== the previous run ==
## alu_top
module alu_top (
    input clk,
    input [15:0] a,
    input [15:0] b,
    input [5:0] alufn,
    input fail,
    output reg z,
    output reg v,
    output reg n,
    output reg [15:0] out
  );
clock: 80.0 ns
lec_check: 0
cap_margin: 40
cell_pad_in_sites_global_placement: 1
core_aspect_ratio: 0.5
core_margin: 2
core_utilization: 53
cts_cluster_diameter: 382
cts_cluster_size: 100
place_density_lb_addon: 0.29
slew_margin: 5
run.sh (not shown) runs the stock make flow with config.mk's settings and CLKGATE_MAP_FILE=.
## Diff of input files: the current run against the previous run
- a change of SLEW_MARGIN from 5 to 20
- a deleted PLACE_DENSITY_LB_ADDON that had been 0.29
- a change of CAP_MARGIN from 40 to 5
- a deleted CORE_ASPECT_RATIO that had been 0.5
- a deleted CTS_CLUSTER_SIZE that had been 100
- a deleted CTS_CLUSTER_DIAMETER that had been 382
- a change of CORE_UTILIZATION from 53 to 70
- a deleted CELL_PAD_IN_SITES_GLOBAL_PLACEMENT that had been 1
- a change of the clock period (ns, I/O delays scaled along) from 80.0 to 19.9
==> results <==
Of the previous run and the current run, only the previous run finishes the flow clean.
The current run: it failed with a tool error in 3_5_place_dp, so there are no final results.
Reported for the previous run and the current run, simple logic cell fraction of the synthesized area turned out identical to the last digit.
From the current run to the previous run, mean post-synth cell area did not move at all.
Synthesized flop and latch total: the current run vs the previous run identical
From the current run to the previous run, count of input and output buffers did not move at all.
Re post-synthesis chip area from yosys: no difference whatsoever between the current run and the previous run.
Placer congestion estimate ends up lower on the previous run.
Die boundary width ended up about 40% lower on the current run than on the previous run.
Comparing the previous run and the current run, the higher chip footprint was measured on the previous run.

========
## run 1
Starting RTL as in the previous note.
Settings: LEC_CHECK=0, CAP_MARGIN=15, CELL_PAD_IN_SITES_GLOBAL_PLACEMENT=2, CORE_ASPECT_RATIO=0.94, CORE_MARGIN=2, CORE_UTILIZATION=28, CTS_CLUSTER_SIZE=100, GPL_TIMING_DRIVEN=0, HOLD_SLACK_MARGIN=-0.09, MAX_ROUTING_LAYER=met5, PLACE_DENSITY=0.91, SETUP_SLACK_MARGIN=-2.0, SLEW_MARGIN=20; clock period 47.4 ns.
Final checks on run 1, whose flow otherwise completed, came back failing, citing setup timing.
Modified inputs, run 2 compared to run 1
Settings: setting PLACE_DENSITY_LB_ADDON to 0.16 for the first time; setting CELL_PAD_IN_SITES_DETAIL_PLACEMENT to 2 for the first time; setting CTS_CLUSTER_DIAMETER to 395 for the first time; changing CTS_CLUSTER_SIZE from 100 to 45; setting ABC_AREA to 1 for the first time; changing CORE_ASPECT_RATIO from 0.94 to 1.89; removing SETUP_SLACK_MARGIN (formerly -2.0); changing HOLD_SLACK_MARGIN from -0.09 to 0.01; changing CELL_PAD_IN_SITES_GLOBAL_PLACEMENT from 2 to 3; removing GPL_TIMING_DRIVEN (formerly 0); changing CAP_MARGIN from 15 to 25; setting GPL_ROUTABILITY_DRIVEN to 0 for the first time; changing CORE_UTILIZATION from 28 to 27; removing PLACE_DENSITY (formerly 0.91); changing SLEW_MARGIN from 20 to 35.
==> results <==
Status(run 2) = ERROR, stage = global routing (5_1_grt)
Diff run 1 -> run 2: starting density of the core shrank by 1.1 points, worst slack at placement rose 4.36 ns, number of standard cells reported by yosys went up, total placed instance area went up 23%, cell area after synthesis now sits lower.
For run 3, these inputs were changed with respect to run 2:
Settings: GPL_ROUTABILITY_DRIVEN removed (was 0); GPL_TIMING_DRIVEN newly set to 0; CTS_CLUSTER_DIAMETER removed (was 395); CORE_UTILIZATION changed from 27 to 57; CAP_MARGIN changed from 25 to 15; CELL_PAD_IN_SITES_GLOBAL_PLACEMENT changed from 3 to 0; PLACE_DENSITY_LB_ADDON removed (was 0.16); ABC_AREA removed (was 1); SETUP_SLACK_MARGIN newly set to -2.0; HOLD_SLACK_MARGIN changed from 0.01 to -0.09; CORE_ASPECT_RATIO changed from 1.89 to 0.94; SLEW_MARGIN changed from 35 to 20; CELL_PAD_IN_SITES_DETAIL_PLACEMENT removed (was 2); PLACE_DENSITY newly set to 0.91.
--- outcome ---
The width of the die in run 3 sits about 0.8% below the value recorded for run 2.
Run 3 | ERROR | global routing (5_1_grt)
Run 3 vs run 2, post-synthesis chip area from yosys went up by 1300 um^2.
Xor and xnor fraction of the mapped netlist area sits lower in run 3 than in run 2.
| floorplan die area | run 3 vs run 2 | about 50% lower |

========
alu_top again, from the RTL that the note above started with.
clock: 68.5 ns
lec_check: 0
cap_margin: 20
core_margin: 2
core_utilization: 58
cts_cluster_diameter: 370
slew_margin: 20
tns_end_percent: 100
The starting point completed, yet does not pass: setup timing.
==> next run, changes <==
--- a/flow/config.mk
+++ b/flow/config.mk
@@ -8,6 +8,5 @@
 export CAP_MARGIN = 20
 export CORE_MARGIN = 2
-export CORE_UTILIZATION = 58
-export CTS_CLUSTER_DIAMETER = 370
+export CORE_UTILIZATION = 50
 export SLEW_MARGIN = 20
 export TNS_END_PERCENT = 100
==> flow/constraint.sdc (replaced) <==
create_clock -name core_clock -period 65.3 [get_ports {clk}]
set_input_delay 13.0600 -clock core_clock [delete_from_list [all_inputs] [get_ports {clk}]]
set_output_delay 13.0600 -clock core_clock [all_outputs]
set_load 0.01 [all_outputs]
The new run reached the layout checks and failed them: setup timing; critical path depth is higher by 9; hold slack stays flat; register-to-register slack got worse by 0.12 ns; via count is higher by a few percent; die size is higher by about a fifth; final area is higher by roughly a tenth; setup slack got worse by 0.12 ns; core utilization is lower by 1.1 points.
==> next run, changes <==
--- a/flow/config.mk
+++ b/flow/config.mk
@@ -8,5 +8,4 @@
 export CAP_MARGIN = 20
 export CORE_MARGIN = 2
-export CORE_UTILIZATION = 50
+export CORE_UTILIZATION = 70
 export SLEW_MARGIN = 20
-export TNS_END_PERCENT = 100
==> flow/constraint.sdc (replaced) <==
create_clock -name core_clock -period 20.6 [get_ports {clk}]
set_input_delay 4.1200 -clock core_clock [delete_from_list [all_inputs] [get_ports {clk}]]
set_output_delay 4.1200 -clock core_clock [all_outputs]
set_load 0.01 [all_outputs]
=> The new run stopped in detailed placement with DPL-0038; die size is lower by a quarter to a third; area after synthesis stays the same; synthesized cell count is unchanged.
==> next run, changes <==
--- a/flow/config.mk
+++ b/flow/config.mk
@@ -8,4 +8,5 @@
 export CAP_MARGIN = 20
 export CORE_MARGIN = 2
-export CORE_UTILIZATION = 70
+export CORE_UTILIZATION = 58
 export SLEW_MARGIN = 20
+export TNS_END_PERCENT = 5
==> flow/constraint.sdc (replaced) <==
create_clock -name core_clock -period 65.3 [get_ports {clk}]
set_input_delay 13.0600 -clock core_clock [delete_from_list [all_inputs] [get_ports {clk}]]
set_output_delay 13.0600 -clock core_clock [all_outputs]
set_load 0.01 [all_outputs]
The new run aborted during global routing (GRT-0232).
Area after synthesis does not change.
Synthesized cell count stays the same.
Die area climbs by about 20%.

========
nickel:
alu_top again, from the RTL that the note above started with.
Settings: LEC_CHECK=0, ABC_AREA=1, CAP_MARGIN=20, CELL_PAD_IN_SITES_GLOBAL_PLACEMENT=2, CORE_ASPECT_RATIO=0.5, CORE_MARGIN=2, CORE_UTILIZATION=65, CTS_CLUSTER_DIAMETER=374, CTS_CLUSTER_SIZE=98, GPL_TIMING_DRIVEN=0, MAX_ROUTING_LAYER=met4, MIN_ROUTING_LAYER=met2, SLEW_MARGIN=15, TNS_END_PERCENT=25; clock period 80.0 ns.
3_1_place_gp_skip_io: nickel exited with error
Edits applied to the flow inputs when going from nickel to onyx:
Settings: clearing ABC_AREA, which used to be 1; clearing TNS_END_PERCENT, which used to be 25; clearing CTS_CLUSTER_DIAMETER, which used to be 374; clearing MAX_ROUTING_LAYER, which used to be met4; swapping 15 for 20 in SLEW_MARGIN; clearing GPL_TIMING_DRIVEN, which used to be 0; clearing CTS_CLUSTER_SIZE, which used to be 98; clearing CELL_PAD_IN_SITES_GLOBAL_PLACEMENT, which used to be 2; clearing CORE_ASPECT_RATIO, which used to be 0.5; clearing MIN_ROUTING_LAYER, which used to be met2; swapping 80.0 for 65.3 in the clock period (ns, I/O delays scaled along).
### Flow results
- Total standard cell area after synthesis: onyx vs nickel up 3.2%
- Re number of storage elements in the synthesis netlist: no difference whatsoever between onyx and nickel.
- As of onyx, cell count listed in synth_stat.txt had fallen by a little under 10% compared to nickel.
- Compare onyx and nickel | average size of a mapped cell lower: nickel
- Status(onyx) = ERROR, stage = 4_1_cts
- Summary of onyx over nickel: multiplexer area fraction after synthesis moved up, number of standard cells after synthesis lower.
- As of onyx, vertical die dimension had risen by more than a quarter compared to nickel.
[inputs] maple vs onyx
Settings: swapping 65.3 for 65.6 in the clock period (ns, I/O delays scaled along).
Notes after the runs:
The log for maple ends in 5_1_grt with error GRT-0116, so the run never completed.
onyx did not finish; a tool error ended it in 4_1_cts.
Status: gate count after technology mapping parity (maple, onyx)
maple vs. onyx: standard cell area after detailed placement has decreased; width of the chip has remained practically unchanged; placer's final routability congestion estimate has decreased; share of synthesized area occupied by flip-flops and latches has remained practically unchanged.
Number of enable-type register cells in the synthesized netlist came out exactly the same in onyx and maple.
Count of different cell masters after synthesis: onyx vs maple identical
~same die area in onyx and maple
#### Input delta (ember over maple)
Settings: CORE_UTILIZATION: 65 -> 40; the clock period (ns, I/O delays scaled along): 65.6 -> 77.8.
--- outcome ---
Looking at the reports, ember completed the entire flow and the layout it produced met the timing, DRC and antenna checks.
In the tables for ember and maple, floorplan-stage core utilization reads lower with ember.
From maple to ember, number of distinct library cells after synthesis did not move at all.
Compared with maple, number of placement rows in ember increased by more than a quarter.
ember against maple; HPWL after detailed placement is down by a little under 10%.
Compared to maple, ember was floorplanned on a bigger die.
What xenon does differently from ember at the input level:
Settings: changing CORE_UTILIZATION from 40 to 23.
- Side by side, number of clock-tree buffers in the layout turned out lower in xenon than in ember.
- Cell area | xenon vs ember | xenon larger
- Relative to ember, number of cells in the finished layout apart from fillers has increased by 1038 in xenon.
- Compared to ember, xenon has number of buffer and inverter instances along the worst setup path about 33% lower.
- Per the comparison of xenon with ember, non-clock buffer count -51, x dimension of the die +about 30%.
- From ember to xenon the numbers moved as follows: worst-case hold slack went up 0.36 ns, total wire length went down about 2.8%, overall track demand over capacity in global routing went down 14 points.
--- input diff xenon..lagoon ---
Settings: changing CAP_MARGIN from 20 to 35; changing CORE_UTILIZATION from 23 to 72; changing the clock period (ns, I/O delays scaled along) from 77.8 to 19.9.
--- outcome ---
lagoon: aborted in 3_5_place_dp (tool error)
Die footprint shrinks by more than half when moving from xenon to lagoon.
Re count of buffers inserted at the top-level ports: no difference whatsoever between xenon and lagoon.
Compared with xenon, chip width in lagoon decreased by more than a quarter.
